## BallCompetition
module BallCompetition(
    input	wire clk,					 
    input   wire rstn,					 
    input	wire	[3:0]  sw_in,  	 
    input   wire  [2:0]  key_in,		 
    output	wire	[1:0]  reg_ab,  	 
    output  wire  [7:0]  led_time,	 
    output  [8:0]  seg_led_1,			 
	 output  [8:0]  seg_led_2			 
);
Size: ~1500 cells after synthesis, ~160 flip-flops, about 37 I/O pins, about 11000 µm² of cells after synthesis.
make LEC_CHECK=0 ABC_AREA=1 CAP_MARGIN=25 CELL_PAD_IN_SITES_DETAIL_PLACEMENT=1 CELL_PAD_IN_SITES_GLOBAL_PLACEMENT=3 CORE_MARGIN=9 CORE_UTILIZATION=24 GPL_TIMING_DRIVEN=0 HOLD_SLACK_MARGIN=-0.08 MAX_ROUTING_LAYER=met5 MIN_ROUTING_LAYER=met2 SLEW_MARGIN=20 finish   # period 7.16 ns
run.sh (not shown) runs the stock make flow with config.mk's settings and CLKGATE_MAP_FILE=.
Rerun with:
==> flow/config.mk (replaced) <==
export PLATFORM = sky130hd
export DESIGN_NAME = BallCompetition
export DESIGN_NICKNAME = BallCompetition
export VERILOG_FILES = /design/flow/design.v
export SDC_FILE = /design/flow/constraint.sdc
export NUM_CORES = 4
export LEC_CHECK = 0
export CAP_MARGIN = 20
export CORE_MARGIN = 2
export CORE_UTILIZATION = 27
export SLEW_MARGIN = 20
==> flow/constraint.sdc (replaced) <==
create_clock -name core_clock -period 7.86 [get_ports {clk}]
set_input_delay 1.5720 -clock core_clock [delete_from_list [all_inputs] [get_ports {clk}]]
set_output_delay 1.5720 -clock core_clock [all_outputs]
set_load 0.01 [all_outputs]
What happened: Synthesized area drops slightly. Cell count drops by about a fifth. Power drops by about a fifth. Setup slack improved by 130 ps. Final area drops by a few percent. Non-clock buffer count drops by 8. Sequential power drops by roughly a tenth. Count of clock-buffer cells in the layout stays the same. Wire length drops by about a fifth. First-iteration DRC count drops by a quarter to a third. Hold slack stays flat.
Rerun with:
--- a/flow/config.mk
+++ b/flow/config.mk
@@ -8,4 +8,4 @@
 export CAP_MARGIN = 20
 export CORE_MARGIN = 2
-export CORE_UTILIZATION = 27
+export CORE_UTILIZATION = 9
 export SLEW_MARGIN = 20
==> flow/constraint.sdc (replaced) <==
create_clock -name core_clock -period 11.3 [get_ports {clk}]
set_input_delay 2.2600 -clock core_clock [delete_from_list [all_inputs] [get_ports {clk}]]
set_output_delay 2.2600 -clock core_clock [all_outputs]
set_load 0.01 [all_outputs]
Wire length increases by a few percent.
Worst setup slack is better by 2400 ps.
Design area grows by roughly a tenth.
Non-clock buffer count goes down by 10.
Rerun with:
--- a/flow/config.mk
+++ b/flow/config.mk
@@ -7,5 +7,8 @@
 export LEC_CHECK = 0
 export CAP_MARGIN = 20
+export CORE_ASPECT_RATIO = 1.37
 export CORE_MARGIN = 2
-export CORE_UTILIZATION = 9
+export CORE_UTILIZATION = 40
+export GPL_ROUTABILITY_DRIVEN = 0
+export HOLD_SLACK_MARGIN = 0.11
 export SLEW_MARGIN = 20
==> flow/constraint.sdc (replaced) <==
create_clock -name core_clock -period 10.0 [get_ports {clk}]
set_input_delay 2.0000 -clock core_clock [delete_from_list [all_inputs] [get_ports {clk}]]
set_output_delay 2.0000 -clock core_clock [all_outputs]
set_load 0.01 [all_outputs]
Non-clock buffer count drops by 3.
Core utilization climbs by 33 points.
Critical path depth climbs by 1.
Cell area drops by 12%.
Worst setup slack degrades by 1000 ps.
Final cell count drops by 43%.
Die area drops by 77%.
Synthesized cell count stays the same.
First-iteration DRC count drops by 23%.
Power climbs by 12%.
Sequential cell count does not change.
Rerun with:
--- a/flow/config.mk
+++ b/flow/config.mk
@@ -7,8 +7,11 @@
 export LEC_CHECK = 0
 export CAP_MARGIN = 20
-export CORE_ASPECT_RATIO = 1.37
+export CORE_ASPECT_RATIO = 1.77
 export CORE_MARGIN = 2
-export CORE_UTILIZATION = 40
+export CORE_UTILIZATION = 69
+export CTS_CLUSTER_DIAMETER = 280
+export CTS_CLUSTER_SIZE = 100
 export GPL_ROUTABILITY_DRIVEN = 0
-export HOLD_SLACK_MARGIN = 0.11
+export PLACE_DENSITY_LB_ADDON = 0.29
 export SLEW_MARGIN = 20
+export TNS_END_PERCENT = 30
After rerunning: The new run went through all stages and came out clean. Worst hold slack is about the same. Area after synthesis stays the same. Setup slack loses 110 ps.
Rerun with:
--- a/flow/config.mk
+++ b/flow/config.mk
@@ -7,11 +7,10 @@
 export LEC_CHECK = 0
 export CAP_MARGIN = 20
-export CORE_ASPECT_RATIO = 1.77
+export CELL_PAD_IN_SITES_GLOBAL_PLACEMENT = 1
 export CORE_MARGIN = 2
-export CORE_UTILIZATION = 69
+export CORE_UTILIZATION = 26
 export CTS_CLUSTER_DIAMETER = 280
 export CTS_CLUSTER_SIZE = 100
 export GPL_ROUTABILITY_DRIVEN = 0
-export PLACE_DENSITY_LB_ADDON = 0.29
 export SLEW_MARGIN = 20
 export TNS_END_PERCENT = 30
Effect:
- synthesized area stays the same
- final cell count came out higher by 24%
- sequential power came out lower by about 0.5%
- cell area came out higher by 4.3%
- routed wire length came out higher by 1.5%
- core utilization came out lower by 46 points
- die size came out higher to 2.6 times its value
- via count came out lower by 6.7%
- fmax came out higher by 2.4%
- non-clock buffer count came out higher by 1

---

Starting RTL as in the previous note.
==> flow/config.mk <==
export PLATFORM = sky130hd
export DESIGN_NAME = BallCompetition
export DESIGN_NICKNAME = BallCompetition
export VERILOG_FILES = /design/flow/design.v
export SDC_FILE = /design/flow/constraint.sdc
export NUM_CORES = 4
export LEC_CHECK = 0
export ABC_AREA = 1
export CAP_MARGIN = 20
export CORE_ASPECT_RATIO = 0.94
export CORE_MARGIN = 2
export CORE_UTILIZATION = 72
export CTS_CLUSTER_DIAMETER = 203
export CTS_CLUSTER_SIZE = 15
export MAX_ROUTING_LAYER = met5
export PLACE_DENSITY_LB_ADDON = 0.22
export SETUP_SLACK_MARGIN = -0.15
export SLEW_MARGIN = 20
export TNS_END_PERCENT = 75
==> flow/constraint.sdc <==
create_clock -name core_clock -period 4.69 [get_ports {clk}]
set_input_delay 0.9380 -clock core_clock [delete_from_list [all_inputs] [get_ports {clk}]]
set_output_delay 0.9380 -clock core_clock [all_outputs]
set_load 0.01 [all_outputs]
The first run reached the layout checks and failed them: setup timing.
Edit:
ABC_AREA = not set   (was 1)
CORE_ASPECT_RATIO = not set   (was 0.94)
CORE_UTILIZATION = 52   (was 72)
CTS_CLUSTER_DIAMETER = not set   (was 203)
CTS_CLUSTER_SIZE = not set   (was 15)
MAX_ROUTING_LAYER = not set   (was met5)
PLACE_DENSITY_LB_ADDON = not set   (was 0.22)
SETUP_SLACK_MARGIN = not set   (was -0.15)
TNS_END_PERCENT = not set   (was 75)
clock period = 6.3 ns   (was 4.69 ns; I/O delays follow)
- This time the run completed with no timing, DRC or antenna violations
- critical path depth goes down by 12
- routed wire length fell by 11%
- core utilization drops by 28 points
- via count came out lower by 14%
Edit:
CORE_UTILIZATION = 40   (was 52)
clock period = 7.86 ns   (was 6.3 ns; I/O delays follow)
Result: The new run completed without violations. Register-to-register slack gets better by 0.77 ns. Final area fell by 3.8%. Worst setup slack gets better by 0.45 ns. Global-route usage fell by 6.3 points. Final cell count hardly moves. Utilization fell by 16 points. Wire length rose by 1.7%. Count of clock-buffer cells in the layout rose by 1. Synthesized area stays the same.
Edit:
clock period = 10.0 ns   (was 7.86 ns; I/O delays follow)
Effect:
- The changed run finished with timing, DRC and antenna clean
- critical path depth decreases by 2
- design area decreases by 0.47%
- worst setup slack improves by 1.6 ns
- clock skew hardly moves
- combinational power decreases by 22%
- routed wire length decreases by 2.1%
Power figures rest on the tool's default switching activity, not on a simulated workload.
